==> flow/design.v <==
module count_fifo #(   
    parameter DATA_WIDTH = 8,
    parameter FIFO_DEPTH = 4
) (
    input logic clk,
    input logic rst,
    input logic wr_en,
    input logic rd_en,
    input logic [DATA_WIDTH-1:0] wdata,
    output logic [DATA_WIDTH-1:0] rdata,
    output logic full,
    output logic empty
);
  localparam ADDR_WIDTH = $clog2(FIFO_DEPTH);
  logic [DATA_WIDTH-1:0] fifo_mem[FIFO_DEPTH];
  logic [ADDR_WIDTH-1:0] write_ptr, read_ptr;
  logic [ADDR_WIDTH:0] fifo_count;
  always_ff @(posedge clk) begin
    if (rst) begin
      write_ptr  <= 0;
      read_ptr   <= 0;
      fifo_count <= 0;
    end else begin
      case ({
        wr_en, rd_en
      })
        2'b10:   fifo_count <= fifo_count + 1;
        2'b01:   fifo_count <= fifo_count - 1;
        default: fifo_count <= fifo_count;
      endcase
      if (wr_en && !full) begin
        fifo_mem[write_ptr] <= wdata;
        write_ptr <= write_ptr + 1;
      end
      if (rd_en && !empty) begin
        rdata <= fifo_mem[read_ptr];
        read_ptr <= read_ptr + 1;
      end
    end
  end
  assign full  = (fifo_count == FIFO_DEPTH);
  assign empty = (fifo_count == 0);
endmodule
module le_fifo #(
    parameter DATA_WIDTH = 8,
    parameter FIFO_DEPTH = 4
) (
    input logic clk,
    input logic rst,
    input logic wr_en,
    input logic rd_en,
    input logic [DATA_WIDTH-1:0] wdata,
    output logic [DATA_WIDTH-1:0] rdata,
    output logic full,
    output logic empty
);
  localparam ADDR_WIDTH = $clog2(FIFO_DEPTH);
  logic [DATA_WIDTH-1:0] fifo_mem[FIFO_DEPTH];
  logic [ADDR_WIDTH-1:0] write_ptr, read_ptr;
  always_ff @(posedge clk) begin
    if (rst) begin
      write_ptr <= 0;
      read_ptr  <= 0;
    end else begin
      if (wr_en && !full) begin
        fifo_mem[write_ptr] <= wdata;
        write_ptr <= write_ptr + 1;
      end
      if (rd_en && !empty) begin
        rdata <= fifo_mem[read_ptr];
        read_ptr <= read_ptr + 1;
      end
    end
  end
  assign full  = ((write_ptr + 1'b1) == read_ptr);
  assign empty = (write_ptr == read_ptr);
endmodule
module wbit_fifo #(
    parameter DATA_WIDTH = 8,
    parameter FIFO_DEPTH = 4
) (
    input logic clk,
    input logic rst,
    input logic wr_en,
    input logic rd_en,
    input logic [DATA_WIDTH-1:0] wdata,
    output logic [DATA_WIDTH-1:0] rdata,
    output logic full,
    output logic empty
);
  localparam ADDR_WIDTH = $clog2(FIFO_DEPTH);
  logic [DATA_WIDTH-1:0] fifo_mem[FIFO_DEPTH];
  logic [ADDR_WIDTH:0] write_ptr, read_ptr;
  logic wrap_around;
  always_ff @(posedge clk) begin
    if (rst) begin
      write_ptr <= 0;
      read_ptr  <= 0;
    end else begin
      if (wr_en && !full) begin
        fifo_mem[write_ptr[ADDR_WIDTH-1:0]] <= wdata;
        write_ptr <= write_ptr + 1;
      end
      if (rd_en && !empty) begin
        rdata <= fifo_mem[read_ptr[ADDR_WIDTH-1:0]];
        read_ptr <= read_ptr + 1;
      end
    end
  end
  assign wrap_around = (write_ptr[ADDR_WIDTH] ^ read_ptr[ADDR_WIDTH]);
  assign full = wrap_around & (write_ptr[ADDR_WIDTH-1:0] == read_ptr[ADDR_WIDTH-1:0]);
  assign empty = (write_ptr == read_ptr);
endmodule
module uart_tx #(
    parameter DATA_WIDTH = 8,
    parameter FIFO_DEPTH = 16
) (
    input logic clk_i,
    input logic rst_ni,
    input logic [15:0] baud_div_i,
    input logic tx_we_i,      
    input logic tx_en_i,      
    input logic [DATA_WIDTH-1:0] din_i,  
    output logic empty_o,   
    output logic full_o,    
    output logic tx_bit_o   
);
  localparam COUNTER_WIDTH = $clog2(DATA_WIDTH);
  logic                     rd_en;   
  logic [   DATA_WIDTH-1:0] data;   
  logic [   DATA_WIDTH-1:0] data_q;   
  logic [COUNTER_WIDTH-1:0] bit_counter;   
  logic [             15:0] baud_counter;   
  typedef enum logic [1:0] {
    IDLE,            
    SENDING_START,   
    SENDING_DATA,    
    SENDING_STOP     
  } state_t;
  state_t state, next_state;
  wbit_fifo #(
      .DATA_WIDTH(DATA_WIDTH),
      .FIFO_DEPTH(FIFO_DEPTH)
  ) tx_buffer (
      .clk  (clk_i),
      .rst  (!rst_ni),
      .wr_en(tx_we_i),
      .rd_en(rd_en),
      .wdata(din_i),
      .rdata(data),
      .full (full_o),
      .empty(empty_o)
  );
  always_comb begin
    next_state = state;
    rd_en = 1'b0;   
    unique case (state)
      IDLE: begin
        if (tx_en_i && !empty_o) begin
          rd_en = 1'b1;
          next_state = SENDING_START;
        end
      end
      SENDING_START: begin
        if (baud_counter == baud_div_i - 1) begin
          next_state = SENDING_DATA;
        end
      end
      SENDING_DATA: begin
        if (baud_counter == baud_div_i - 1 && bit_counter == DATA_WIDTH - 1) begin
          next_state = SENDING_STOP;
        end
      end
      SENDING_STOP: begin
        if (baud_counter == baud_div_i - 1) begin
          if (tx_en_i && !empty_o) begin
            rd_en = 1'b1;
            next_state = SENDING_START;
          end else begin
            next_state = IDLE;
          end
        end
      end
    endcase
    case (state)
      IDLE:          tx_bit_o = 1'b1;
      SENDING_START: tx_bit_o = 1'b0;
      SENDING_DATA:  tx_bit_o = data_q[bit_counter];
      SENDING_STOP:  tx_bit_o = 1'b1;
      default:       tx_bit_o = 1'b1;
    endcase
  end
  always_ff @(posedge clk_i or negedge rst_ni) begin
    if (!rst_ni) begin
      state <= IDLE;
      baud_counter <= 0;
      bit_counter <= 0;
      data_q <= '1;
    end else begin
      state <= next_state;
      if (state == IDLE) begin
        baud_counter <= 0;
      end else if (baud_counter == baud_div_i - 1) begin
        baud_counter <= 0;
      end else begin
        baud_counter <= baud_counter + 1;
      end
      if (baud_counter == baud_div_i - 1) begin
        case (state)
          IDLE: begin
            bit_counter <= 0;
          end
          SENDING_START: begin
            bit_counter <= 0;
            data_q <= data;
          end
          SENDING_DATA: begin
            if (bit_counter < DATA_WIDTH - 1) begin
              bit_counter <= bit_counter + 1;
            end
          end
          SENDING_STOP: begin
            bit_counter <= 0;
          end
          default: ;
        endcase
      end
    end
  end
endmodule
module uart_rx #(
    parameter DATA_WIDTH = 8,
    parameter FIFO_DEPTH = 16
) (
    input logic        clk_i,        
    input logic        rst_ni,       
    input logic [15:0] baud_div_i,   
    input logic        rx_re_i,      
    input logic        rx_en_i,      
    input logic        rx_bit_i,     
    output logic [DATA_WIDTH-1:0] dout_o,   
    output logic                  full_o,   
    output logic                  empty_o   
);
  localparam COUNTER_WIDTH = $clog2(DATA_WIDTH + 1);
  logic [   DATA_WIDTH-1:0] rx_data_reg;   
  logic [COUNTER_WIDTH-1:0] bit_counter;   
  logic [             15:0] baud_counter;   
  typedef enum logic [1:0] {
    IDLE,   
    START_BIT,   
    DATA_BITS,   
    STOP_BIT   
  } state_t;
  state_t state, next_state;
  logic mid_tick;
  logic end_tick;
  logic rx_we;
  assign mid_tick = (baud_counter == (baud_div_i >> 1));
  assign end_tick = (baud_counter == baud_div_i);
  wbit_fifo #(
      .DATA_WIDTH(DATA_WIDTH),
      .FIFO_DEPTH(FIFO_DEPTH)
  ) rx_buffer (
      .clk  (clk_i),
      .rst  (!rst_ni),
      .wr_en(rx_we),
      .rd_en(rx_re_i),
      .wdata(rx_data_reg),
      .rdata(dout_o),
      .full (full_o),
      .empty(empty_o)
  );
  assign rx_we = (state == STOP_BIT) && end_tick;
  always_comb begin
    next_state = state;
    unique case (state)
      IDLE: begin
        if (rx_en_i && !rx_bit_i && !full_o) begin
          next_state = START_BIT;
        end
      end
      START_BIT: begin
        if (mid_tick) begin
          if (!rx_bit_i) begin
            next_state = DATA_BITS;
          end else begin
            next_state = IDLE;
          end
        end
      end
      DATA_BITS: begin
        if (mid_tick && bit_counter == DATA_WIDTH - 1) begin
          next_state = STOP_BIT;
        end
      end
      STOP_BIT: begin
        if (mid_tick) begin
          if (rx_bit_i == 1'b1) begin
            next_state = IDLE;
          end
        end
      end
    endcase
  end
  always_ff @(posedge clk_i or negedge rst_ni) begin
    if (!rst_ni) begin
      state    <= IDLE;
      baud_counter <= '0;
      bit_counter <= '0;
      rx_data_reg <= '0;
    end else begin
      state <= next_state;
      if (state == IDLE || end_tick) begin
        baud_counter <= '0;
      end else begin
        baud_counter <= baud_counter + 1'b1;
      end
      if (mid_tick) begin
        if (state == DATA_BITS) begin
          rx_data_reg[bit_counter] <= rx_bit_i;
          if (bit_counter < DATA_WIDTH - 1) begin
            bit_counter <= bit_counter + 1'b1;
          end
        end else if (state == START_BIT) begin
          bit_counter <= '0;
        end
      end
    end
  end
endmodule
module uart #(
    parameter DATA_WIDTH = 8,
    parameter FIFO_DEPTH = 16
) (
    input  logic        clk_i,        
    input  logic        rst_ni,       
    input  logic        stb_i,        
    input  logic [ 1:0] adr_i,        
    input  logic [ 3:0] byte_sel_i,   
    input  logic        we_i,         
    input  logic [31:0] dat_i,        
    output logic [31:0] dat_o,        
    input  logic        uart_rx_i,    
    output logic        uart_tx_o     
);
  logic                                                                                                               [          15:0] baud_div_reg;   
  logic                                                                                                                                tx_en_reg;   
  logic                                                                                                                                rx_en_reg;   
  logic                                                                                                                                tx_full_o;   
  logic                                                                                                                                tx_empty_o;   
  logic                                                                                                                                rx_full_o;   
  logic                                                                                                                                rx_empty_o;   
  logic                                                                                                                                rx_frame_error;   
  logic                                                                                                                                tx_we_o;   
  logic                                                                                                                                rx_re_o;   
  logic                                                                                                               [DATA_WIDTH-1:0] dout_o;   
  logic                                                                                                               [          31:0] rdata;
  logic                                                                                                                                rd_state;
  assign rx_frame_error = 1'b0;
  enum logic [1:0] {UART_BAUD_ADDR = 2'b00, UART_CTRL_ADDR = 2'b01, UART_STATUS_ADDR = 2'b10, UART_DATA_ADDR = 2'b11}                  uart_reg_e;
  uart_tx #(
      .DATA_WIDTH(DATA_WIDTH),
      .FIFO_DEPTH(FIFO_DEPTH)
  ) uart_tx_inst (
      .clk_i     (clk_i),
      .rst_ni    (rst_ni),
      .baud_div_i(baud_div_reg),
      .tx_we_i   (tx_we_o),
      .tx_en_i   (tx_en_reg),
      .din_i     (dat_i[DATA_WIDTH-1:0]),
      .full_o    (tx_full_o),
      .empty_o   (tx_empty_o),
      .tx_bit_o  (uart_tx_o)
  );
  uart_rx #(
      .DATA_WIDTH(DATA_WIDTH),
      .FIFO_DEPTH(FIFO_DEPTH)
  ) uart_rx_inst (
      .clk_i     (clk_i),
      .rst_ni    (rst_ni),
      .baud_div_i(baud_div_reg),
      .rx_re_i   (rx_re_o),
      .rx_en_i   (rx_en_reg),
      .dout_o    (dout_o),
      .full_o    (rx_full_o),
      .empty_o   (rx_empty_o),
      .rx_bit_i  (uart_rx_i)
  );
  always_ff @(posedge clk_i) begin
    if (!rst_ni) begin
      baud_div_reg <= 16'd0;
      tx_en_reg    <= 1'b0;
      rx_en_reg    <= 1'b0;
    end else if (stb_i && we_i) begin
      unique case (adr_i)
        UART_BAUD_ADDR: begin
          if (byte_sel_i[0] || byte_sel_i[1]) baud_div_reg <= dat_i[15:0];
        end
        UART_CTRL_ADDR: begin
          if (byte_sel_i[0]) begin
            tx_en_reg <= dat_i[0];
            rx_en_reg <= dat_i[1];
          end
        end
        default: ;   
      endcase
    end
  end
  always_comb begin
    tx_we_o = 1'b0;
    rx_re_o = 1'b0;
    if (stb_i) begin
      unique case (adr_i)
        UART_DATA_ADDR: begin
          if (we_i) begin
            tx_we_o = ~tx_full_o;
          end else begin
            rx_re_o = ~rx_empty_o;
          end
        end
        default: ;
      endcase
    end
  end
  always_ff @(posedge clk_i) begin
    if (!rst_ni) begin
      rdata <= '0;
      rd_state <= '0;
    end else begin
      rdata <= rdata;
      rd_state <= stb_i && adr_i == UART_DATA_ADDR && !we_i && !rx_empty_o;
      if (stb_i) begin
        unique case (adr_i)
          UART_BAUD_ADDR:   rdata <= {16'b0, baud_div_reg};
          UART_CTRL_ADDR:   rdata <= {29'b0, rx_en_reg, tx_en_reg};
          UART_STATUS_ADDR: rdata <= {27'b0, rx_frame_error, rx_empty_o, rx_full_o, tx_empty_o, tx_full_o};
          default:          rdata <= '0;
        endcase
      end
    end
  end
  assign dat_o = rd_state ? {{(32 - DATA_WIDTH) {1'b0}}, dout_o} : rdata;
endmodule
==> flow/run.sh <==
#!/bin/bash
# the make line also repeats each setting of config.mk as NAME=value (left out here)
make -C /OpenROAD-flow-scripts/flow DESIGN_CONFIG=/design/flow/config.mk WORK_HOME=/design/flow/orfs CLKGATE_MAP_FILE= finish
==> flow/config.mk <==
export PLATFORM = sky130hd
export DESIGN_NAME = uart
export DESIGN_NICKNAME = uart
export VERILOG_FILES = /design/flow/design.v
export SDC_FILE = /design/flow/constraint.sdc
export NUM_CORES = 4
export LEC_CHECK = 0
export CAP_MARGIN = 20
export CORE_MARGIN = 2
export CORE_UTILIZATION = 40
export PLACE_DENSITY = 0.6
export SLEW_MARGIN = 20
==> flow/constraint.sdc <==
create_clock -name core_clock -period 3.95 [get_ports {clk_i}]
set_input_delay 0.7900 -clock core_clock [delete_from_list [all_inputs] [get_ports {clk_i}]]
set_output_delay 0.7900 -clock core_clock [all_outputs]
set_load 0.01 [all_outputs]
==> results of run 1 <==
[final cells by class]
cell class / count / share of cell area, %
clock buffer: 53 / 5.93
clock inverter: 24 / 0.956
inverter: 29 / 0.551
multi-input combinational: 715 / 29.7
sequential: 390 / 55.0
tap: 539 / 3.41
timing repair buffer: 106 / 4.53
[layer usage]
| metal | share of wire (%) | vias to the layer above |
|---|---|---|
| li1 | - | 4585 |
| met1 | 46 | 4855 |
| met2 | 48 | 199 |
| met3 | 4.2 | 42 |
| met4 | 1.7 | 0 |
| met5 | 0 | - |
==> impl_metrics.csv, run 1 <==
group,metric,value,unit
status,status,"no timing/DRC/antenna violations",
critical_path,cp.required,4.17,ns
finish,fillCellCount,3667,
logic_synthesis,synth_seq_share,63.1,%
grt,track_usage,16.3,%
grt,grt_first_pass_wirelength,55.9,mm
critical_path,cp.arrival,3.86,ns
logic_synthesis,synth_cells,1211,
finish,utilization,46.8,%
final_timing,min_period,3.64,ns
routing,wl_per_cell,19.0,um
logic_synthesis,async_flop_share,16.2,%
logic_synthesis,area_leaders,"edfxtp_1, mux4_2, dfrtp_1, dfxtp_1, xnor2_1",
power_and_ir_drop,comb_cell_power,620,uW
grt,grt_use_met2,26.4,%
place,dp_cells,1779,
min_path,holdCritPathClass,"input pin to asynchronous set/reset pin",
final_timing,clock.fmax,275,MHz
final_timing,holdWs,0.188,ns
routing,via_per_inst,5.22,
critical_path,critical_path_depth,11,
place,dp_hpwl,23.7,mm
place,gp_congestion,0.835,
critical_path,startpoint_type,"register",
logic_synthesis,synth.most_common_cell,"edfxtp_1",
final_timing,relSlewSlack,45.9,%
grt,grt_pass1_vias,9826,
clocking,cts_resized,0,
critical_path,rrSetupSlack,0.31,ns
critical_path,max_stage_delay,0.66,ns
finish,logic_area,0.00586,mm2
power_and_ir_drop,p_clk_share,40.9,%
final_timing,clock_skew,0.0270,ns
floorplanning,core_area,0.0422,mm2
grt,grt_max_degree,63,
final_timing,timing.final.ws_setup,0.314,ns
power_and_ir_drop,p_per_area,476,mW/mm2
place,preCtsSetupSlack,0.304,ns
grt,grt_overflow,0,
logic_synthesis,ys_sh_simple,10.6,%
logic_synthesis,synthTopLogicFamily,"multiplexers",
final_timing,setup_viol,0,
clocking,cts_root_buf,"clkbuf_16",
critical_path,critPathSlowestCell,"or4b_2",
finish,final_design_area_no_fill,0.0198,mm2
logic_synthesis,synth_cell_types,60,
final_timing,tightest_slew,0.805,ns
floorplanning,initial_core_util,40.7,%
finish,area_delta_synth_final,14.8,%
clocking,clock_sinks,390,
power_and_ir_drop,seq_power_share,52.5,%
logic_synthesis,edf_count,272,
critical_path,cp_max_fo,8,
clocking,cts_setup_buffers,0,
clocking,htreeDepth,2,
critical_path,crit_end,"uart_tx_inst.tx_buffer.rdata[7]",
clocking,ctsHoldBuffers,0,
final_timing,rsz0062_at_grt,"false",
clocking,clockBufferDepth,3,
clocking,cts_tree,"built",
logic_synthesis,yosys.area_share.adder,1.45,%
logic_synthesis,yosys.area.top_type_share,47.5,%
critical_path,worstSetupPathType,"register to register",
power_and_ir_drop,p_leak,6.83,nW
routing,wirelength,35.3,mm
grt,antenna_found_initial,0,
logic_synthesis,synthTopCellsByCount,"edfxtp_1, nand2_1, nor2_1, mux4_2, xnor2_1",
critical_path,worst_path_dominant_cell_family,"simple AND/OR/NAND/NOR gates",
power_and_ir_drop,comb_power_share,6.6,%
grt,grt_use_met3,3.06,%
critical_path,cp-startpoint,"baud_div_reg[0]",
critical_path,cp_num_buf_inv,2,
logic_synthesis,ys_ff,390,
floorplanning,die_area,0.0447,mm2
clocking,cts_made_buffers,43,
run,max_cap_viol_count,0,
logic_synthesis,mux_share,12.7,%
routing,drt_drc_violations_left,0,
power_and_ir_drop,pg_clk,3.85,mW
final_timing,finalCritPeriodShare,92.1,%
floorplanning,pin_count,76,
floorplanning,dieHeight,211,um
run,warning_count,54,
clocking,clock_latency,0.57,ns
power_and_ir_drop,power_leader,"registers",
logic_synthesis,ff_type,"edfxtp_1",
finish,fin_nets,1348,
floorplanning,row_count,75,
power_and_ir_drop,p_sw_share,23.9,%
place,port_buffers,41,
critical_path,path_cells,"inv_1 -> ha_1 -> or4b_2 -> nor4_1 -> buf_4 -> mux2i_1 -> mux2i_1 -> nand4b_1 -> or4b_1 -> o21ai_2 -> and2_1",
power_and_ir_drop,p_seq,4.94,mW
floorplanning,die_width,211,um
grt,grt.met1_usage,22.6,%
routing,postRouteAntennaNets,0,
logic_synthesis,aoi_share,3.94,%
grt,busiest_layer,"met2",
critical_path,worstReg2RegEnd,"uart_tx_inst.tx_buffer.rdata[7]",
routing,antennaDiodeCount,0,
final_timing,final.setup.tns,0,ns
logic_synthesis,yosysWarnings,4,
critical_path,r2r_start,"baud_div_reg[0]",
power_and_ir_drop,power_switching,2.25,mW
logic_synthesis,synth_top_cell_by_area,"edfxtp_1",
routing,drt_pass1_iterations,5,
power_and_ir_drop,p_total,9.41,mW
clocking,clk_pin_slew_worst_paths,0.06,ns
finish,stdcell_count,1856,
logic_synthesis,syn_area,0.0172,mm2
critical_path,reg2reg_depth,11,
place,dpl_cell_area,0.0184,mm2
routing,num_vias,9681,
power_and_ir_drop,vdd_drop_max,0.316,mV
logic_synthesis,syn_area_per_cell,14.2,um2
final_timing,maxSlewViolCount,0,
logic_synthesis,xor_share,4.99,%
power_and_ir_drop,power.internal,7.16,mW
final_timing,hold_violations,0,
routing,drt_iter0_markers,716,
critical_path,path_common_cell,"mux2i_1",
critical_path,cp-end-kind,"register",
logic_synthesis,yosys_area,0.0172,mm2
finish,seq_area,0.0109,mm2
logic_synthesis,ys_cells,1211,
==> inputs of run 2 (changes only) <==
- CAP_MARGIN: 20 -> 25
- CELL_PAD_IN_SITES_DETAIL_PLACEMENT: default -> 1
- CORE_MARGIN: 2 -> 8
- CORE_UTILIZATION: 40 -> 27
- GPL_ROUTABILITY_DRIVEN: default -> 1
- GPL_TIMING_DRIVEN: default -> 1
- MAX_ROUTING_LAYER: default -> met4
- PLACE_DENSITY: 0.6 -> default
- PLACE_DENSITY_LB_ADDON: default -> 0.13
- SETUP_SLACK_MARGIN: default -> 0.28
- TNS_END_PERCENT: default -> 45
- clock period: 3.95 -> 4.16 ns (I/O delays scaled with it)
==> impl_metrics.csv, run 2 <==
group,metric,value,unit
floorplanning,core_area,0.0631,mm2
clocking,clockBufferDepth,3,
run,warning_count,54,
grt,antenna_found_initial,0,
status,status,"no timing/DRC/antenna violations",
floorplanning,die_width,268,um
clocking,cts_tree,"built",
place,dp_hpwl,28.9,mm
floorplanning,die_area,0.0721,mm2
critical_path,cp.arrival,3.91,ns
logic_synthesis,async_flop_share,16.2,%
logic_synthesis,synth_cells,1211,
critical_path,cp_max_fo,8,
clocking,clock_latency,0.57,ns
clocking,cts_root_buf,"clkbuf_16",
critical_path,reg2reg_depth,10,
min_path,holdCritPathClass,"input pin to asynchronous set/reset pin",
power_and_ir_drop,power.internal,7.10,mW
routing,wl_per_cell,19.8,um
grt,grt_overflow,0,
logic_synthesis,yosysWarnings,4,
logic_synthesis,synthTopLogicFamily,"multiplexers",
clocking,clk_pin_slew_worst_paths,0.06,ns
critical_path,cp-end-kind,"register",
final_timing,hold_violations,0,
clocking,cts_made_buffers,47,
power_and_ir_drop,power_leader,"registers",
power_and_ir_drop,p_clk_share,43.4,%
logic_synthesis,synth_seq_share,63.1,%
power_and_ir_drop,vdd_drop_max,0.247,mV
grt,grt_pass1_vias,10700,
logic_synthesis,synthTopCellsByCount,"edfxtp_1, nand2_1, nor2_1, mux4_2, xnor2_1",
critical_path,cp_num_buf_inv,1,
logic_synthesis,ys_sh_simple,10.6,%
critical_path,path_common_cell,"mux2i_1",
critical_path,worstSetupPathType,"register to register",
clocking,htreeDepth,2,
routing,antennaDiodeCount,0,
critical_path,cp.required,4.42,ns
grt,track_usage,12.4,%
logic_synthesis,ff_type,"edfxtp_1",
logic_synthesis,yosys_area,0.0172,mm2
floorplanning,initial_core_util,27.3,%
routing,wirelength,42.9,mm
final_timing,clock_skew,0.0269,ns
critical_path,critical_path_depth,10,
power_and_ir_drop,pg_clk,4.07,mW
logic_synthesis,yosys.area.top_type_share,47.5,%
grt,grt_max_degree,68,
power_and_ir_drop,p_per_area,462,mW/mm2
logic_synthesis,ys_ff,390,
critical_path,path_cells,"inv_1 -> ha_1 -> or4b_2 -> nor4_2 -> mux2i_1 -> mux2i_1 -> nand4b_1 -> or4b_1 -> o21ai_2 -> and2_2",
logic_synthesis,syn_area,0.0172,mm2
logic_synthesis,syn_area_per_cell,14.2,um2
power_and_ir_drop,comb_power_share,6.4,%
final_timing,maxSlewViolCount,0,
power_and_ir_drop,p_seq,4.71,mW
logic_synthesis,edf_count,272,
logic_synthesis,ys_cells,1211,
logic_synthesis,synth.most_common_cell,"edfxtp_1",
grt,grt_first_pass_wirelength,67.0,mm
clocking,ctsHoldBuffers,0,
place,gp_congestion,0.747,
routing,num_vias,9836,
logic_synthesis,xor_share,4.99,%
final_timing,holdWs,0.228,ns
routing,postRouteAntennaNets,0,
final_timing,min_period,3.65,ns
power_and_ir_drop,p_sw_share,24.2,%
place,port_buffers,41,
final_timing,relSlewSlack,45.6,%
power_and_ir_drop,power_switching,2.27,mW
logic_synthesis,yosys.area_share.adder,1.45,%
final_timing,tightest_slew,0.809,ns
floorplanning,dieHeight,268,um
final_timing,rsz0062_at_grt,"false",
logic_synthesis,aoi_share,3.94,%
finish,fin_nets,1347,
logic_synthesis,area_leaders,"edfxtp_1, mux4_2, dfrtp_1, dfxtp_1, xnor2_1",
clocking,cts_resized,1,
clocking,clock_sinks,390,
critical_path,critPathSlowestCell,"or4b_2",
critical_path,crit_end,"uart_tx_inst.tx_buffer.rdata[1]",
final_timing,setup_viol,0,
clocking,cts_setup_buffers,0,
logic_synthesis,synth_cell_types,60,
final_timing,clock.fmax,274,MHz
power_and_ir_drop,comb_cell_power,600,uW
finish,area_delta_synth_final,17.9,%
logic_synthesis,synth_top_cell_by_area,"edfxtp_1",
critical_path,startpoint_type,"register",
routing,drt_iter0_markers,554,
floorplanning,row_count,92,
critical_path,worst_path_dominant_cell_family,"simple AND/OR/NAND/NOR gates",
critical_path,max_stage_delay,0.67,ns
routing,drt_drc_violations_left,0,
routing,drt_pass1_iterations,4,
final_timing,final.setup.tns,0,ns
critical_path,cp-startpoint,"baud_div_reg[0]",
critical_path,worstReg2RegEnd,"uart_tx_inst.tx_buffer.rdata[1]",
logic_synthesis,mux_share,12.7,%
power_and_ir_drop,seq_power_share,50.2,%
floorplanning,pin_count,76,
power_and_ir_drop,p_leak,6.88,nW
final_timing,finalCritPeriodShare,87.8,%
run,max_cap_viol_count,0,
critical_path,r2r_start,"baud_div_reg[0]",
routing,via_per_inst,4.54,
critical_path,rrSetupSlack,0.51,ns
run 2: layer usage:
metal  global-route usage [%]  wire length, um
met1                     16.5            20900
met2                     19.4            20000
met3                     2.18             1260
met4                     3.17              771
met5                        -                0
run 2: cell type report:
cell class / instances / area (um2)
sequential: 390 / 10900
tap: 846 / 1060
clock buffer: 59 / 1280
clock inverter: 28 / 249
inverter: 29 / 109
multi-input combinational: 715 / 5870
fill: 6740 / 42800
timing repair buffer: 101 / 858
run 2: per-stage QoR:
step	utilization (%)	total power [mW]	setup WS [ns]	instance area [um2]	std cells
after global routing	32.2	9.80	0.283	20300	2168
final	32.2	9.37	0.509	20300	2168
after CTS	32.2	9.54	0.307	20300	2168
after detailed placement	29.7	5.40	0.200	18700	2081
after global placement	29.7	5.38	0.301	18700	2081
after floorplan	-	5.11	0.411	17300	1226
==> inputs of run 3 (changes only) <==
- CAP_MARGIN: 25 -> 20
- CELL_PAD_IN_SITES_DETAIL_PLACEMENT: 1 -> default
- CORE_MARGIN: 8 -> 2
- CORE_UTILIZATION: 27 -> 65
- GPL_ROUTABILITY_DRIVEN: 1 -> default
- GPL_TIMING_DRIVEN: 1 -> default
- MAX_ROUTING_LAYER: met4 -> default
- PLACE_DENSITY_LB_ADDON: 0.13 -> default
- SETUP_SLACK_MARGIN: 0.28 -> default
- TNS_END_PERCENT: 45 -> default
- clock period: 4.16 -> 5.3 ns (I/O delays scaled with it)
==> impl_metrics.csv, run 3 <==
group,metric,value,unit
power_and_ir_drop,pg_clk,2.78,mW
place,preCtsSetupSlack,1.15,ns
clocking,clockBufferDepth,3,
place,dpl_cell_area,0.0177,mm2
clocking,cts_root_buf,"clkbuf_16",
finish,area_delta_synth_final,10.6,%
critical_path,max_stage_delay,0.68,ns
final_timing,maxSlewViolCount,0,
critical_path,critical_path_depth,10,
grt,grt_first_pass_wirelength,54.9,mm
finish,logic_area,0.00585,mm2
clocking,cts_tree,"built",
place,dp_hpwl,22.5,mm
routing,drt_iter0_markers,865,
critical_path,worstReg2RegEnd,"uart_tx_inst.tx_buffer.rdata[6]",
logic_synthesis,synth.most_common_cell,"edfxtp_1",
logic_synthesis,yosysWarnings,4,
power_and_ir_drop,p_sw_share,23.7,%
place,port_buffers,41,
routing,drt_drc_violations_left,0,
place,gp_congestion,0.851,
routing,antennaDiodeCount,0,
clocking,htreeDepth,2,
finish,utilization,73.0,%
power_and_ir_drop,power_leader,"registers",
clocking,cts_setup_buffers,0,
critical_path,path_common_cell,"mux2i_1",
power_and_ir_drop,p_leak,6.49,nW
critical_path,crit_end,"uart_tx_inst.tx_buffer.rdata[6]",
status,status,"no timing/DRC/antenna violations",
run,warning_count,56,
logic_synthesis,synthTopLogicFamily,"multiplexers",
power_and_ir_drop,seq_power_share,53.5,%
min_path,min_to,"uart_tx_inst.data_q[6]",
finish,final_design_area_no_fill,0.0190,mm2
final_timing,rsz0062_at_grt,"false",
critical_path,cp_num_buf_inv,1,
clocking,clock_sinks,390,
logic_synthesis,edf_count,272,
clocking,ctsHoldBuffers,0,
final_timing,final.setup.tns,0,ns
logic_synthesis,syn_area_per_cell,14.2,um2
logic_synthesis,synth_seq_share,63.1,%
critical_path,cp_max_fo,9,
final_timing,hold_violations,0,
logic_synthesis,aoi_share,3.94,%
logic_synthesis,synth_cell_types,60,
power_and_ir_drop,power.internal,5.31,mW
power_and_ir_drop,vdd_drop_max,0.380,mV
floorplanning,dieHeight,167,um
final_timing,clock_skew,0.0183,ns
critical_path,rrSetupSlack,1.07,ns
routing,wl_per_cell,22.0,um
logic_synthesis,synth_cells,1211,
power_and_ir_drop,comb_cell_power,450,uW
floorplanning,core_area,0.0261,mm2
grt,grt_pass1_vias,9622,
floorplanning,initial_core_util,66.0,%
finish,seq_area,0.0109,mm2
power_and_ir_drop,comb_power_share,6.5,%
logic_synthesis,yosys_area,0.0172,mm2
critical_path,path_cells,"inv_1 -> ha_1 -> or4b_2 -> nor4_1 -> mux2i_1 -> mux2i_1 -> nand4b_1 -> or4b_1 -> o21ai_2 -> and2_1",
floorplanning,pin_count,76,
routing,wirelength,34.9,mm
place,dp_cells,1518,
floorplanning,row_count,59,
logic_synthesis,synthTopCellsByCount,"edfxtp_1, nand2_1, nor2_1, mux4_2, xnor2_1",
grt,antenna_found_initial,1,
final_timing,finalCritPeriodShare,79.8,%
power_and_ir_drop,power_switching,1.65,mW
final_timing,clock.fmax,236,MHz
critical_path,cp-startpoint,"baud_div_reg[0]",
final_timing,timing.final.ws_setup,1.07,ns
min_path,holdCritPathClass,"register to register",
final_timing,tightest_slew,0.948,ns
logic_synthesis,mux_share,12.7,%
clocking,cts_resized,0,
critical_path,r2r_start,"baud_div_reg[0]",
logic_synthesis,ys_cells,1211,
critical_path,worst_path_dominant_cell_family,"simple AND/OR/NAND/NOR gates",
critical_path,cp-end-kind,"register",
critical_path,cp.arrival,4.42,ns
final_timing,setup_viol,0,
critical_path,startpoint_type,"register",
floorplanning,die_area,0.0278,mm2
routing,postRouteAntennaNets,0,
logic_synthesis,ys_ff,390,
floorplanning,die_width,167,um
clocking,clock_latency,0.53,ns
critical_path,critPathSlowestCell,"or4b_1",
routing,num_vias,9599,
logic_synthesis,xor_share,4.99,%
grt,grt_max_degree,75,
clocking,cts_made_buffers,40,
logic_synthesis,area_leaders,"edfxtp_1, mux4_2, dfrtp_1, dfxtp_1, xnor2_1",
final_timing,relSlewSlack,36.7,%
grt,track_usage,25.7,%
finish,fin_nets,1288,
min_path,min_from,"uart_tx_inst.tx_buffer.rdata[6]",
routing,topRoutingLayerUsed,"met5",
power_and_ir_drop,p_clk_share,40.1,%
final_timing,min_period,4.23,ns
power_and_ir_drop,p_total,6.95,mW
critical_path,worstSetupPathType,"register to register",
grt,grt_overflow,0,
clocking,clk_pin_slew_worst_paths,0.06,ns
finish,fillCellCount,1656,
critical_path,cp.required,5.49,ns
final_timing,holdWs,0.479,ns
logic_synthesis,ys_sh_simple,10.6,%
finish,stdcell_count,1591,
logic_synthesis,yosys.area.top_type_share,47.5,%
critical_path,reg2reg_depth,10,
power_and_ir_drop,p_seq,3.72,mW
run,max_cap_viol_count,0,
routing,wl_met1,15.3,mm
logic_synthesis,syn_area,0.0172,mm2
power_and_ir_drop,p_per_area,365,mW/mm2
min_path,holdPathStages,1,
routing,wl_met2,17.2,mm
routing,via_per_inst,6.03,
routing,wl_met3,1.85,mm
logic_synthesis,async_flop_share,16.2,%
logic_synthesis,yosys.area_share.adder,1.45,%
logic_synthesis,ff_type,"edfxtp_1",
logic_synthesis,synth_top_cell_by_area,"edfxtp_1",
routing,drt_pass1_iterations,5,
run 3: layout make-up:
type	count	share of cell area, %
Timing Repair Buffer	49	2.46
Multi-Input combinational cell	715	30.8
Clock buffer	49	5.66
Tap cell	335	2.20
Sequential cell	390	57.1
Inverter	29	0.572
Clock inverter	24	1.26
run 3: routing by layer:
layer / track usage, % / vias to the layer above
li1: - / 4456
met1: 37.5 / 4828
met2: 41.8 / 266
met3: 4.06 / 47
met4: 6.00 / 2
met5: 0 / -
==> inputs of run 4 (changes only) <==
- ABC_AREA: default -> 1
- CAP_MARGIN: 20 -> 0
- CORE_UTILIZATION: 65 -> 72
- CTS_CLUSTER_DIAMETER: default -> 56
- CTS_CLUSTER_SIZE: default -> 15
- MIN_ROUTING_LAYER: default -> met1
- PLACE_DENSITY_LB_ADDON: default -> 0.07
- SETUP_SLACK_MARGIN: default -> 0.34
- clock period: 5.3 -> 2.57 ns (I/O delays scaled with it)
==> impl_metrics.csv, run 4 <==
group,metric,value,unit
power_and_ir_drop,pg_clk,5.28,mW
run,warning_count,57,
logic_synthesis,ys_sh_simple,16.7,%
logic_synthesis,syn_area,0.0177,mm2
critical_path,r2r_start,"baud_div_reg[0]",
clocking,clockBufferDepth,3,
critical_path,max_stage_delay,0.40,ns
status,status,"no timing/DRC/antenna violations",
final_timing,rsz0062_at_grt,"true",
routing,wirelength,45.8,mm
power_and_ir_drop,p_sw_share,27.5,%
final_timing,final.setup.tns,0,ns
floorplanning,die_area,0.0258,mm2
finish,stdcell_count,2166,
floorplanning,dieHeight,161,um
logic_synthesis,synthTopLogicFamily,"simple AND/OR/NAND/NOR gates",
place,port_buffers,41,
clocking,clk_pin_slew_worst_paths,0.06,ns
logic_synthesis,yosys_area,0.0177,mm2
logic_synthesis,ff_type,"edfxtp_1",
logic_synthesis,ys_ff,390,
power_and_ir_drop,p_leak,7.97,nW
final_timing,finalCritPeriodShare,95.8,%
logic_synthesis,yosys.area.top_type_share,46.2,%
finish,final_design_area_no_fill,0.0207,mm2
critical_path,cp-startpoint,"baud_div_reg[0]",
logic_synthesis,synth.most_common_cell,"edfxtp_1",
logic_synthesis,edf_count,272,
final_timing,min_period,2.46,ns
floorplanning,core_area,0.0242,mm2
floorplanning,pin_count,76,
critical_path,worstReg2RegEnd,"uart_tx_inst.state[2]",
critical_path,critical_path_depth,17,
clocking,clock_sinks,390,
critical_path,cp-end-kind,"register",
clocking,clock_latency,0.52,ns
power_and_ir_drop,vdd_drop_max,0.839,mV
power_and_ir_drop,seq_power_share,51.1,%
place,dp_hpwl,27.4,mm
logic_synthesis,synth_cell_types,56,
power_and_ir_drop,p_clk_share,35.3,%
logic_synthesis,area_leaders,"edfxtp_1, dfrtp_1, dfxtp_1, nor2_1, nand2_1",
finish,fillCellCount,1190,
grt,antenna_found_initial,0,
finish,logic_area,0.00634,mm2
logic_synthesis,mux_share,0.927,%
routing,drt_pass1_iterations,8,
power_and_ir_drop,p_per_area,723,mW/mm2
logic_synthesis,synth_top_cell_by_area,"edfxtp_1",
final_timing,tightest_slew,0.786,ns
routing,drt_drc_violations_left,0,
grt,grt_max_degree,68,
finish,seq_area,0.0109,mm2
logic_synthesis,synthTopCellsByCount,"edfxtp_1, nor2_1, nand2_1, o21ai_0, inv_1",
logic_synthesis,syn_area_per_cell,10.4,um2
routing,drt_iter0_markers,1993,
clocking,htreeDepth,2,
clocking,cts_root_buf,"clkbuf_16",
critical_path,cp_max_fo,9,
place,gp_congestion,0.888,
critical_path,reg2reg_depth,17,
critical_path,cp.arrival,2.88,ns
logic_synthesis,async_flop_share,16.2,%
place,dpl_cell_area,0.0187,mm2
power_and_ir_drop,power_leader,"registers",
logic_synthesis,yosysWarnings,4,
final_timing,holdWs,0.154,ns
final_timing,timing.final.ws_setup,0.108,ns
grt,track_usage,33.5,%
logic_synthesis,yosys.area_share.adder,1.41,%
power_and_ir_drop,p_total,15.0,mW
logic_synthesis,synth_cells,1700,
routing,via_per_inst,6.27,
finish,fin_nets,1877,
routing,wl_per_cell,21.1,um
grt,grt_pass1_vias,12800,
logic_synthesis,aoi_share,11.2,%
critical_path,startpoint_type,"register",
floorplanning,row_count,57,
floorplanning,initial_core_util,72.9,%
critical_path,path_cells,"inv_8 -> ha_4 -> nand2_1 -> inv_1 -> nor2_1 -> nand3_1 -> nor2_1 -> nand2_1 -> nor2_1 -> nand2_2 -> nor2_8 -> nand3_4 -> buf_4 -> buf_6 -> nand2_8 -> nand2_1 -> o21ai_1",
power_and_ir_drop,comb_cell_power,2.03,mW
final_timing,clock.fmax,406,MHz
critical_path,cp_num_buf_inv,4,
critical_path,worstSetupPathType,"register to register",
place,preCtsSetupSlack,0.0346,ns
finish,area_delta_synth_final,16.9,%
critical_path,worst_path_dominant_cell_family,"simple AND/OR/NAND/NOR gates",
run,max_cap_viol_count,0,
logic_synthesis,ys_cells,1700,
critical_path,cp.required,2.99,ns
critical_path,crit_end,"uart_tx_inst.state[2]",
logic_synthesis,xor_share,2.82,%
final_timing,hold_violations,0,
min_path,holdCritPathClass,"input pin to asynchronous set/reset pin",
routing,num_vias,13600,
power_and_ir_drop,power_switching,4.12,mW
final_timing,clock_skew,0.0185,ns
clocking,cts_tree,"built",
power_and_ir_drop,comb_power_share,13.6,%
floorplanning,die_width,161,um
clocking,cts_made_buffers,36,
grt,grt_overflow,0,
place,dp_cells,2061,
power_and_ir_drop,power.internal,10.8,mW
final_timing,relSlewSlack,47.5,%
grt,grt_first_pass_wirelength,68.0,mm
routing,antennaDiodeCount,0,
critical_path,critPathSlowestCell,"dfxtp_4",
clocking,ctsHoldBuffers,0,
power_and_ir_drop,p_seq,7.64,mW
final_timing,setup_viol,0,
routing,postRouteAntennaNets,0,
critical_path,rrSetupSlack,0.11,ns
logic_synthesis,synth_seq_share,61.4,%
finish,utilization,85.3,%
final_timing,maxSlewViolCount,0,
==> run 4: layer usage <==
layer  part of all wire, %  vias up  GRT usage, %
li1                      -     6103             -
met1                    39     6554          47.7
met2                    49      804          55.2
met3                   8.7      111          4.75
met4                   2.6        0          9.62
met5                     0        -             0
==> run 4: what timing repair did <==
action,4_1_cts,5_1_grt
gates cloned,0,2
endpoints found under the setup margin,184,250
setup buffers,17,20
pin swaps,20,36
resized,75,87
==> run 4: layout make-up <==
class                           count  area share [%]
Clock inverter                     14           0.744
Timing Repair Buffer              154            6.64
Tap cell                          324            1.96
Multi-Input combinational cell   1099            30.7
Sequential cell                   390            52.7
Inverter                          133            2.46
Clock buffer                       52            4.80
==> inputs of run 5 (changes only) <==
- ABC_AREA: 1 -> default
- CAP_MARGIN: 0 -> 20
- CELL_PAD_IN_SITES_GLOBAL_PLACEMENT: default -> 1
- CORE_UTILIZATION: 72 -> 40
- CTS_CLUSTER_DIAMETER: 56 -> default
- CTS_CLUSTER_SIZE: 15 -> default
- GPL_TIMING_DRIVEN: default -> 0
- MIN_ROUTING_LAYER: met1 -> default
- PLACE_DENSITY_LB_ADDON: 0.07 -> default
- SETUP_SLACK_MARGIN: 0.34 -> 1.89
- SLEW_MARGIN: 20 -> 15
- TNS_END_PERCENT: default -> 70
- clock period: 2.57 -> 10.0 ns (I/O delays scaled with it)
==> impl_metrics.csv, run 5 <==
group,metric,value,unit
critical_path,cp.arrival,2.70,ns
power_and_ir_drop,p_clk_share,42.4,%
clocking,cts_made_buffers,44,
final_timing,clock.fmax,213,MHz
power_and_ir_drop,p_leak,6.74,nW
critical_path,critPathSlowestCell,"clkdlybuf4s50_1",
floorplanning,initial_core_util,40.7,%
finish,fin_nets,1375,
place,gp_congestion,0.791,
final_timing,clock_skew,0.0120,ns
logic_synthesis,async_flop_share,16.2,%
power_and_ir_drop,power_switching,918,uW
critical_path,crit_end,"dat_o[2]",
min_path,holdCritPathClass,"register to register",
critical_path,startpoint_type,"register",
critical_path,reg2reg_depth,12,
logic_synthesis,aoi_share,3.94,%
clocking,clockBufferDepth,3,
power_and_ir_drop,p_sw_share,23.8,%
logic_synthesis,edf_count,272,
finish,final_design_area_no_fill,0.0198,mm2
logic_synthesis,area_leaders,"edfxtp_1, mux4_2, dfrtp_1, dfxtp_1, xnor2_1",
final_timing,rsz0062_at_grt,"false",
min_path,holdPathStages,1,
routing,num_vias,9656,
power_and_ir_drop,comb_cell_power,283,uW
logic_synthesis,ys_sh_simple,10.6,%
logic_synthesis,synth.most_common_cell,"edfxtp_1",
logic_synthesis,xor_share,4.99,%
power_and_ir_drop,power.internal,2.94,mW
power_and_ir_drop,seq_power_share,50.3,%
place,dp_hpwl,26.7,mm
grt,grt_pass1_vias,10000,
critical_path,worstSetupPathType,"register to primary output",
power_and_ir_drop,p_seq,1.94,mW
power_and_ir_drop,power_leader,"registers",
grt,grt_overflow,0,
power_and_ir_drop,comb_power_share,7.3,%
final_timing,setup_viol,0,
critical_path,r2r_start,"baud_div_reg[0]",
logic_synthesis,ff_type,"edfxtp_1",
clocking,cts_resized,0,
floorplanning,row_count,75,
routing,drt_iter0_markers,668,
final_timing,finalCritPeriodShare,47.0,%
final_timing,maxSlewViolCount,0,
logic_synthesis,yosysWarnings,4,
critical_path,cp.required,8.00,ns
final_timing,relSlewSlack,33.6,%
critical_path,worst_path_dominant_cell_family,"buffers and inverters",
critical_path,path_common_cell,"clkbuf_1",
place,dpl_cell_area,0.0184,mm2
finish,utilization,46.9,%
grt,antenna_found_initial,0,
min_path,min_to,"uart_tx_inst.data_q[6]",
routing,wirelength,39.0,mm
logic_synthesis,syn_area,0.0172,mm2
routing,drt_pass1_iterations,5,
clocking,cts_tree,"built",
logic_synthesis,synth_cell_types,60,
run,warning_count,54,
logic_synthesis,synthTopCellsByCount,"edfxtp_1, nand2_1, nor2_1, mux4_2, xnor2_1",
routing,wl_per_cell,20.7,um
finish,fillCellCount,3801,
critical_path,cp_num_buf_inv,3,
floorplanning,die_width,211,um
routing,via_per_inst,5.12,
critical_path,worstReg2RegEnd,"uart_tx_inst.tx_buffer.rdata[5]",
grt,grt_first_pass_wirelength,60.8,mm
critical_path,rrSetupSlack,5.47,ns
critical_path,max_stage_delay,0.63,ns
clocking,cts_root_buf,"clkbuf_16",
critical_path,path_cells,"clkbuf_1 -> clkbuf_1 -> nand2_1 -> o21ai_0 -> clkdlybuf4s50_1",
logic_synthesis,mux_share,12.7,%
status,status,"no timing/DRC/antenna violations",
floorplanning,die_area,0.0447,mm2
floorplanning,pin_count,76,
clocking,cts_setup_buffers,0,
min_path,min_from,"uart_tx_inst.tx_buffer.rdata[6]",
power_and_ir_drop,vdd_drop_max,0.181,mV
clocking,htreeDepth,2,
logic_synthesis,yosys.area.top_type_share,47.5,%
clocking,ctsHoldBuffers,0,
final_timing,final.setup.tns,0,ns
critical_path,cp-startpoint,"rd_state",
routing,drt_drc_violations_left,0,
logic_synthesis,synthTopLogicFamily,"multiplexers",
floorplanning,dieHeight,211,um
power_and_ir_drop,pg_clk,1.63,mW
final_timing,hold_violations,0,
logic_synthesis,yosys_area,0.0172,mm2
critical_path,cp_max_fo,10,
floorplanning,core_area,0.0422,mm2
clocking,clock_latency,0.57,ns
grt,grt_max_degree,43,
logic_synthesis,syn_area_per_cell,14.2,um2
routing,antennaDiodeCount,0,
power_and_ir_drop,p_per_area,195,mW/mm2
logic_synthesis,ys_cells,1211,
logic_synthesis,synth_cells,1211,
critical_path,cp-end-kind,"primary output",
finish,area_delta_synth_final,15.1,%
place,port_buffers,39,
clocking,clk_pin_slew_worst_paths,0.05,ns
clocking,clock_sinks,390,
logic_synthesis,synth_top_cell_by_area,"edfxtp_1",
routing,postRouteAntennaNets,0,
logic_synthesis,synth_seq_share,63.1,%
final_timing,min_period,4.70,ns
critical_path,critical_path_depth,5,
logic_synthesis,yosys.area_share.adder,1.45,%
final_timing,tightest_slew,0.994,ns
logic_synthesis,ys_ff,390,
grt,track_usage,18.2,%
run,max_cap_viol_count,0,
## run 5: routing by layer
layer	part of all wire (%)	track usage [%]	up-vias	wire, um
met3	3.3	2.76	47	1300
met2	49	30.5	132	19100
met4	1.7	4.93	0	651
met1	46	24.9	4826	18000
li1	-	-	4651	-
met5	0	0	-	0
## run 5: stage by stage
step,setup WS (ns),power [mW],hold slack [ns],instances
floorplan,6.23,2.13,0.450,1226
global placement,3.01,2.26,0.461,1804
detailed placement,5.42,2.26,0.464,1805
CTS,5.26,3.90,0.481,1885
global route,5.11,4.02,0.494,1885
finish,5.30,3.86,0.478,1885
## run 5: final cells by class
| class | count | area, um2 | share of cell area [%] |
|---|---|---|---|
| multi-input combinational | 715 | 5850 | 29.6 |
| clock inverter | 15 | 215 | 1.09 |
| timing repair buffer | 40 | 415 | 2.10 |
| buffer | 92 | 443 | 2.24 |
| sequential | 390 | 10900 | 54.8 |
| inverter | 29 | 109 | 0.550 |
| tap | 539 | 674 | 3.40 |
| clock buffer | 65 | 1240 | 6.25 |
==> inputs of run 6 (changes only) <==
- ABC_AREA: default -> 1
- CELL_PAD_IN_SITES_DETAIL_PLACEMENT: default -> 2
- CELL_PAD_IN_SITES_GLOBAL_PLACEMENT: 1 -> default
- CORE_UTILIZATION: 40 -> 47
- CTS_CLUSTER_DIAMETER: default -> 166
- GPL_TIMING_DRIVEN: 0 -> 1
- PLACE_DENSITY_LB_ADDON: default -> 0.13
- SETUP_SLACK_MARGIN: 1.89 -> default
==> impl_metrics.csv, run 6 <==
group,metric,value,unit
logic_synthesis,synthTopLogicFamily,"simple AND/OR/NAND/NOR gates",
grt,track_usage,37.1,%
place,port_buffers,41,
logic_synthesis,ys_cells,1700,
critical_path,cp.required,10.18,ns
clocking,clockBufferDepth,3,
final_timing,timing.final.ws_setup,5.39,ns
min_path,holdCritPathClass,"register to register",
floorplanning,core_area,0.0374,mm2
min_path,holdPathStages,2,
power_and_ir_drop,pg_clk,1.69,mW
power_and_ir_drop,power_switching,1.25,mW
power_and_ir_drop,vdd_drop_max,0.162,mV
critical_path,cp-startpoint,"adr_i[0]",
logic_synthesis,xor_share,2.82,%
finish,stdcell_count,2264,
logic_synthesis,yosysWarnings,4,
logic_synthesis,edf_count,272,
min_path,min_to,"rdata[12]",
floorplanning,die_area,0.0392,mm2
clocking,cts_made_buffers,44,
critical_path,cp_num_buf_inv,1,
floorplanning,die_width,198,um
logic_synthesis,ff_type,"edfxtp_1",
logic_synthesis,synth_seq_share,61.4,%
final_timing,rsz0062_at_grt,"false",
critical_path,worstReg2RegEnd,"uart_rx_inst.rx_buffer.fifo_mem[7][6]",
power_and_ir_drop,seq_power_share,47.3,%
clocking,clk_pin_slew_worst_paths,0.06,ns
critical_path,cp-end-kind,"register",
final_timing,final.setup.tns,0,ns
floorplanning,initial_core_util,47.3,%
critical_path,startpoint_type,"input pin",
floorplanning,pin_count,76,
routing,num_vias,14200,
routing,wl_per_cell,31.8,um
power_and_ir_drop,comb_power_share,12.6,%
clocking,cts_setup_buffers,0,
run,max_cap_viol_count,0,
grt,grt_max_degree,70,
final_timing,tightest_slew,1.10,ns
routing,via_per_inst,6.27,
clocking,clock_latency,0.60,ns
logic_synthesis,synth.most_common_cell,"edfxtp_1",
logic_synthesis,ys_sh_simple,16.7,%
grt,grt_pass1_vias,15800,
place,dp_hpwl,40.8,mm
logic_synthesis,synth_cells,1700,
finish,final_design_area_no_fill,0.0199,mm2
place,dp_cells,2184,
place,dpl_cell_area,0.0184,mm2
critical_path,critPathSlowestCell,"nor2_1",
critical_path,critical_path_depth,7,
grt,grt_first_pass_wirelength,106,mm
clocking,htreeDepth,2,
routing,drt_drc_violations_left,0,
routing,antennaDiodeCount,0,
status,status,"no timing/DRC/antenna violations",
routing,postRouteAntennaNets,0,
power_and_ir_drop,power.internal,2.96,mW
logic_synthesis,synth_top_cell_by_area,"edfxtp_1",
logic_synthesis,syn_area_per_cell,10.4,um2
power_and_ir_drop,comb_cell_power,529,uW
critical_path,max_stage_delay,0.88,ns
grt,antenna_found_initial,1,
routing,wirelength,71.9,mm
logic_synthesis,yosys.area_share.adder,1.41,%
final_timing,clock.fmax,217,MHz
power_and_ir_drop,p_leak,7.38,nW
routing,drt_iter0_markers,1304,
finish,utilization,53.1,%
clocking,cts_root_buf,"clkbuf_16",
floorplanning,row_count,71,
clocking,cts_resized,0,
logic_synthesis,synthTopCellsByCount,"edfxtp_1, nor2_1, nand2_1, o21ai_0, inv_1",
logic_synthesis,yosys_area,0.0177,mm2
grt,grt_overflow,0,
final_timing,min_period,4.61,ns
power_and_ir_drop,p_sw_share,29.8,%
place,preCtsSetupSlack,5.04,ns
routing,drt_pass1_iterations,5,
final_timing,finalCritPeriodShare,46.1,%
final_timing,setup_viol,0,
critical_path,crit_end,"uart_tx_inst.tx_buffer.fifo_mem[0][2]",
power_and_ir_drop,p_clk_share,40.1,%
logic_synthesis,yosys.area.top_type_share,46.2,%
logic_synthesis,ys_ff,390,
logic_synthesis,syn_area,0.0177,mm2
floorplanning,dieHeight,198,um
logic_synthesis,async_flop_share,16.2,%
power_and_ir_drop,power_leader,"registers",
critical_path,path_cells,"clkdlybuf4s50_1 -> nand2_1 -> nor2_1 -> nand2_1 -> nor2_1 -> nand2_1 -> nor2_1",
logic_synthesis,synth_cell_types,56,
final_timing,clock_skew,0.0414,ns
power_and_ir_drop,p_seq,1.99,mW
finish,area_delta_synth_final,12.2,%
logic_synthesis,mux_share,0.927,%
critical_path,reg2reg_depth,12,
critical_path,r2r_start,"uart_rx_inst.rx_buffer.read_ptr[1]",
min_path,min_from,"rdata[12]",
clocking,cts_tree,"built",
clocking,ctsHoldBuffers,0,
final_timing,hold_violations,0,
final_timing,maxSlewViolCount,0,
power_and_ir_drop,p_per_area,212,mW/mm2
logic_synthesis,area_leaders,"edfxtp_1, dfrtp_1, dfxtp_1, nor2_1, nand2_1",
clocking,clock_sinks,390,
critical_path,cp_max_fo,8,
final_timing,relSlewSlack,26.9,%
place,gp_congestion,0.858,
logic_synthesis,aoi_share,11.2,%
critical_path,worst_path_dominant_cell_family,"simple AND/OR/NAND/NOR gates",
critical_path,rrSetupSlack,5.91,ns
run,warning_count,54,
finish,fin_nets,1783,
critical_path,cp.arrival,4.79,ns
critical_path,worstSetupPathType,"input pin to register",
-- run 6: cell type report --
cell class / count / area, um2
fill: 3658 / 17500
timing repair buffer: 53 / 495
clock buffer: 61 / 1240
clock inverter: 18 / 204
tap: 511 / 639
sequential: 390 / 10900
multi-input combinational: 1098 / 5910
inverter: 133 / 499
-- run 6: stage by stage --
stage / power, mW / hold WS (ns)
2_1_floorplan: 2.26 / 0.411
3_5_place_dp: 2.48 / 0.475
3_3_place_gp: 2.41 / 0.451
6_report: 4.21 / 0.493
5_1_grt: 4.30 / 0.516
4_1_cts: 4.20 / 0.491
-- run 6: layer usage --
metal	global-route usage (%)	wire (um)	vias to the layer above
li1	-	-	5910
met1	43.3	27500	7390
met2	65.0	36700	631
met3	5.84	3680	255
met4	21.1	4000	2
met5	0	8	-
==> inputs of run 7 (changes only) <==
- CAP_MARGIN: 20 -> 0
- CELL_PAD_IN_SITES_DETAIL_PLACEMENT: 2 -> default
- CORE_UTILIZATION: 47 -> 72
- CTS_CLUSTER_DIAMETER: 166 -> 397
- CTS_CLUSTER_SIZE: default -> 14
- GPL_TIMING_DRIVEN: 1 -> default
- PLACE_DENSITY_LB_ADDON: 0.13 -> 0.08
- SETUP_SLACK_MARGIN: default -> 0.36
- SLEW_MARGIN: 15 -> 20
- TNS_END_PERCENT: 70 -> default
- clock period: 10.0 -> 2.57 ns (I/O delays scaled with it)
==> impl_metrics.csv, run 7 <==
group,metric,value,unit
logic_synthesis,area_leaders,"edfxtp_1, dfrtp_1, dfxtp_1, nor2_1, nand2_1",
final_timing,setup_viol,0,
power_and_ir_drop,power_switching,3.99,mW
clocking,clock_sinks,390,
floorplanning,dieHeight,161,um
critical_path,worstReg2RegEnd,"uart_rx_inst.rx_buffer.fifo_mem[11][5]",
routing,wl_per_cell,20.8,um
run,max_cap_viol_count,0,
logic_synthesis,yosys_area,0.0177,mm2
logic_synthesis,yosys.area_share.adder,1.41,%
finish,fillCellCount,1243,
clocking,clock_latency,0.57,ns
logic_synthesis,mux_share,0.927,%
power_and_ir_drop,p_sw_share,28.0,%
final_timing,rsz0062_at_grt,"true",
logic_synthesis,xor_share,2.82,%
final_timing,clock_skew,0.0184,ns
min_path,holdCritPathClass,"register to register",
finish,fin_nets,1890,
power_and_ir_drop,comb_power_share,15.2,%
logic_synthesis,edf_count,272,
status,status,"no timing/DRC/antenna violations",
power_and_ir_drop,vdd_drop_max,0.805,mV
power_and_ir_drop,p_per_area,688,mW/mm2
clocking,htreeDepth,1,
place,preCtsSetupSlack,-0.0325,ns
grt,grt_pass1_vias,12700,
power_and_ir_drop,pg_clk,4.41,mW
finish,stdcell_count,2175,
critical_path,reg2reg_depth,11,
finish,seq_area,0.0109,mm2
finish,logic_area,0.00644,mm2
floorplanning,row_count,57,
logic_synthesis,synthTopLogicFamily,"simple AND/OR/NAND/NOR gates",
floorplanning,core_area,0.0242,mm2
critical_path,path_cells,"inv_2 -> nor2_1 -> nor3_1 -> nand4_1 -> nor3_4 -> nand3_4 -> buf_4 -> nor2_4 -> nand2_4 -> nor2_2 -> buf_6",
critical_path,cp_num_buf_inv,3,
logic_synthesis,yosysWarnings,4,
clocking,cts_root_buf,"clkbuf_16",
min_path,min_from,"rdata[4]",
final_timing,clock.fmax,399,MHz
final_timing,relSlewSlack,41.6,%
logic_synthesis,synth_seq_share,61.4,%
grt,grt_overflow,0,
routing,topRoutingLayerUsed,"met5",
final_timing,maxSlewViolCount,0,
critical_path,cp-startpoint,"uart_rx_inst.baud_counter[9]",
critical_path,startpoint_type,"register",
logic_synthesis,synth_cells,1700,
clocking,clk_pin_slew_worst_paths,0.07,ns
routing,wl_met1,17.3,mm
final_timing,hold_violations,0,
logic_synthesis,synth_cell_types,56,
routing,wl_met2,22.1,mm
routing,wirelength,45.2,mm
critical_path,max_stage_delay,0.45,ns
finish,area_delta_synth_final,16.9,%
final_timing,finalCritPeriodShare,97.5,%
min_path,holdPathStages,2,
power_and_ir_drop,power_leader,"registers",
clocking,clockBufferDepth,3,
logic_synthesis,yosys.area.top_type_share,46.2,%
routing,drt_pass1_iterations,5,
final_timing,min_period,2.51,ns
grt,antenna_found_initial,1,
min_path,min_to,"rdata[4]",
routing,via_per_inst,6.23,
place,dp_hpwl,27.6,mm
grt,grt_max_degree,76,
logic_synthesis,ys_sh_simple,16.7,%
place,dp_cells,2066,
logic_synthesis,syn_area,0.0177,mm2
clocking,cts_made_buffers,31,
logic_synthesis,aoi_share,11.2,%
critical_path,cp.arrival,2.78,ns
final_timing,tightest_slew,0.876,ns
grt,grt_first_pass_wirelength,67.6,mm
power_and_ir_drop,p_clk_share,31.0,%
logic_synthesis,ys_ff,390,
routing,postRouteAntennaNets,0,
critical_path,rrSetupSlack,0.06,ns
logic_synthesis,ff_type,"edfxtp_1",
routing,drt_iter0_markers,1902,
critical_path,critPathSlowestCell,"dfrtp_1",
floorplanning,initial_core_util,72.9,%
logic_synthesis,ys_cells,1700,
critical_path,worstSetupPathType,"register to register",
critical_path,critical_path_depth,11,
logic_synthesis,synth_top_cell_by_area,"edfxtp_1",
grt,track_usage,33.4,%
power_and_ir_drop,p_seq,7.66,mW
logic_synthesis,synthTopCellsByCount,"edfxtp_1, nor2_1, nand2_1, o21ai_0, inv_1",
critical_path,worst_path_dominant_cell_family,"simple AND/OR/NAND/NOR gates",
clocking,cts_tree,"built",
critical_path,crit_end,"uart_rx_inst.rx_buffer.fifo_mem[11][5]",
routing,wl_met3,4.14,mm
logic_synthesis,async_flop_share,16.2,%
power_and_ir_drop,p_leak,7.94,nW
floorplanning,die_area,0.0258,mm2
routing,antennaDiodeCount,0,
critical_path,cp-end-kind,"register",
floorplanning,die_width,161,um
power_and_ir_drop,seq_power_share,53.8,%
power_and_ir_drop,power.internal,10.2,mW
logic_synthesis,synth.most_common_cell,"edfxtp_1",
place,gp_congestion,0.917,
floorplanning,pin_count,76,
critical_path,r2r_start,"uart_rx_inst.baud_counter[9]",
power_and_ir_drop,comb_cell_power,2.16,mW
run,warning_count,57,
logic_synthesis,syn_area_per_cell,10.4,um2
critical_path,cp_max_fo,8,
critical_path,cp.required,2.85,ns
place,port_buffers,41,
final_timing,timing.final.ws_setup,0.0650,ns
routing,drt_drc_violations_left,0,
routing,num_vias,13600,
-- run 7: final cells by class --
class / count / share of cell area [%]
Clock buffer: 57 / 4.27
Sequential cell: 390 / 52.7
Multi-Input combinational cell: 1098 / 31.1
Timing Repair Buffer: 173 / 7.45
Tap cell: 324 / 1.96
Inverter: 133 / 2.46
-- run 7: layer usage --
layer | global-route usage (%) | vias up
met2 | 55.3 | 810
met3 | 4.57 | 135
met1 | 47.1 | 6480
li1 | - | 6133
met4 | 9.98 | 2
met5 | 0 | -
-- run 7: repair_timing --
action / 4_1_cts / 5_1_grt
gates cloned: 0 / 2
hold endpoints to repair: 24 / 0
setup endpoints to repair: 169 / 206
hold buffers: 1 / 0
setup buffers: 24 / 25
pin swaps: 24 / 40
gates resized: 77 / 113
-- run 7: stage by stage --
stage	power, mW	hold slack, ns	cell area (um2)	TNS (ns)	util, %
finish	14.2	0.471	20700	0	85.3
global route	14.7	0.486	20700	-0.0413	85.3
CTS	13.9	0.471	20000	0	82.6
detailed placement	9.47	0.460	18700	-0.298	77.2
global placement	9.37	0.454	18700	0	77.2
floorplan	8.79	0.218	17800	0	-
==> inputs of run 8 (changes only) <==
- CAP_MARGIN: 0 -> 20
- PLACE_DENSITY_LB_ADDON: 0.08 -> 0.05
- SETUP_SLACK_MARGIN: 0.36 -> 0.31
==> impl_metrics.csv, run 8 <==
group,metric,value,unit
status,status,"no timing/DRC/antenna violations",
grt,grt_use_met3,4.62,%
clocking,ctsHoldBuffers,0,
logic_synthesis,ys_cells,1700,
critical_path,cp-end-kind,"register",
final_timing,clock_skew,0.0198,ns
logic_synthesis,synth_cells,1700,
logic_synthesis,synth_top_cell_by_area,"edfxtp_1",
min_path,holdCritPathClass,"input pin to asynchronous set/reset pin",
logic_synthesis,yosys.area_share.adder,1.41,%
run,warning_count,57,
routing,drt_iter0_markers,1369,
logic_synthesis,aoi_share,11.2,%
final_timing,hold_violations,0,
floorplanning,initial_core_util,72.9,%
clocking,clock_sinks,390,
final_timing,clock.fmax,430,MHz
power_and_ir_drop,p_per_area,688,mW/mm2
clocking,clockBufferDepth,3,
critical_path,path_cells,"xnor2_1 -> nand4_1 -> or2_4 -> nor3_4 -> nand3_4 -> nor2_4 -> buf_6 -> nand2_8 -> nor2_4 -> buf_6",
power_and_ir_drop,power_switching,3.76,mW
final_timing,rsz0062_at_grt,"true",
final_timing,tightest_slew,0.793,ns
routing,drt_drc_violations_left,0,
final_timing,maxSlewViolCount,0,
critical_path,critical_path_depth,10,
final_timing,relSlewSlack,47.1,%
run,max_cap_viol_count,0,
routing,num_vias,13000,
grt,grt_use_met2,53.0,%
power_and_ir_drop,comb_cell_power,1.89,mW
logic_synthesis,area_leaders,"edfxtp_1, dfrtp_1, dfxtp_1, nor2_1, nand2_1",
clocking,clock_latency,0.57,ns
critical_path,critPathSlowestCell,"dfrtp_1",
logic_synthesis,ys_sh_simple,16.7,%
finish,final_design_area_no_fill,0.0202,mm2
grt,grt_overflow,0,
place,dp_hpwl,26.9,mm
power_and_ir_drop,comb_power_share,13.6,%
logic_synthesis,mux_share,0.927,%
floorplanning,pin_count,76,
finish,fillCellCount,1359,
routing,via_per_inst,6.08,
finish,area_delta_synth_final,14.0,%
clocking,cts_made_buffers,31,
grt,track_usage,32.2,%
logic_synthesis,syn_area,0.0177,mm2
finish,logic_area,0.00622,mm2
final_timing,final.setup.tns,0,ns
critical_path,crit_end,"uart_rx_inst.rx_buffer.fifo_mem[5][5]",
final_timing,min_period,2.33,ns
power_and_ir_drop,p_sw_share,27.1,%
final_timing,finalCritPeriodShare,90.5,%
critical_path,cp_max_fo,8,
floorplanning,row_count,57,
logic_synthesis,yosys_area,0.0177,mm2
critical_path,worstSetupPathType,"register to register",
logic_synthesis,synthTopCellsByCount,"edfxtp_1, nor2_1, nand2_1, o21ai_0, inv_1",
routing,antennaDiodeCount,0,
routing,wl_per_cell,19.6,um
clocking,htreeDepth,1,
place,gp_congestion,0.909,
power_and_ir_drop,p_leak,7.69,nW
place,port_buffers,41,
logic_synthesis,ys_ff,390,
grt,busiest_layer,"met2",
critical_path,r2r_start,"uart_rx_inst.baud_counter[11]",
critical_path,rrSetupSlack,0.24,ns
power_and_ir_drop,pg_clk,4.36,mW
finish,seq_area,0.0109,mm2
logic_synthesis,synth_seq_share,61.4,%
logic_synthesis,async_flop_share,16.2,%
logic_synthesis,yosys.area.top_type_share,46.2,%
grt,grt_pass1_vias,12400,
grt,grt.met1_usage,45.6,%
critical_path,cp.required,2.84,ns
grt,grt_max_degree,68,
power_and_ir_drop,seq_power_share,55.0,%
power_and_ir_drop,vdd_drop_max,0.795,mV
logic_synthesis,edf_count,272,
grt,grt_first_pass_wirelength,65.4,mm
floorplanning,die_area,0.0258,mm2
place,dpl_cell_area,0.0187,mm2
critical_path,max_stage_delay,0.43,ns
critical_path,cp.arrival,2.59,ns
critical_path,reg2reg_depth,10,
critical_path,cp-startpoint,"uart_rx_inst.baud_counter[11]",
critical_path,worstReg2RegEnd,"uart_rx_inst.rx_buffer.fifo_mem[5][5]",
logic_synthesis,synth.most_common_cell,"edfxtp_1",
logic_synthesis,synthTopLogicFamily,"simple AND/OR/NAND/NOR gates",
critical_path,cp_num_buf_inv,2,
floorplanning,core_area,0.0242,mm2
power_and_ir_drop,p_seq,7.64,mW
clocking,clk_pin_slew_worst_paths,0.07,ns
clocking,cts_root_buf,"clkbuf_16",
critical_path,worst_path_dominant_cell_family,"simple AND/OR/NAND/NOR gates",
logic_synthesis,yosysWarnings,4,
floorplanning,die_width,161,um
critical_path,startpoint_type,"register",
power_and_ir_drop,power.internal,10.1,mW
routing,wirelength,42.1,mm
routing,drt_pass1_iterations,6,
grt,antenna_found_initial,0,
clocking,cts_tree,"built",
logic_synthesis,xor_share,2.82,%
logic_synthesis,ff_type,"edfxtp_1",
power_and_ir_drop,power_leader,"registers",
logic_synthesis,synth_cell_types,56,
power_and_ir_drop,p_clk_share,31.4,%
routing,postRouteAntennaNets,0,
final_timing,setup_viol,0,
finish,fin_nets,1861,
floorplanning,dieHeight,161,um
logic_synthesis,syn_area_per_cell,10.4,um2
==> run 8: layer usage <==
layer	part of all wire, %	vias to the layer above
li1	-	6064
met2	48	652
met4	2.9	0
met5	0	-
met1	40	6231
met3	9.4	99
==> run 8: cell type report <==
cell class / count / share of cell area [%]
flip-flops and latches: 390 / 54.0
multi-input cells: 1098 / 30.8
repair buffers: 144 / 6.26
clock buffers: 57 / 4.38
inverters: 133 / 2.50
well taps: 324 / 2.01
==> run 8: timing repair <==
item	CTS	global route
endpoints found under the setup margin	161	172
setup buffers	12	11
resized	75	53
hold endpoints to repair	0	0
pin swaps	17	14
==> run 8: stage by stage <==
step	utilization (%)	power (mW)	hold slack, ns	setup slack (ns)	cells
6_report	83.2	13.9	0.101	0.245	2146
4_1_cts	82.1	13.8	0.107	0.205	2135
3_3_place_gp	77.2	9.37	0.451	0.0786	2066
5_1_grt	83.2	14.4	0.138	0.188	2146
2_1_floorplan	-	8.79	0.218	0.295	1715
3_5_place_dp	77.2	9.45	0.455	0.0483	2066
Power and IR drop assume default switching activity.
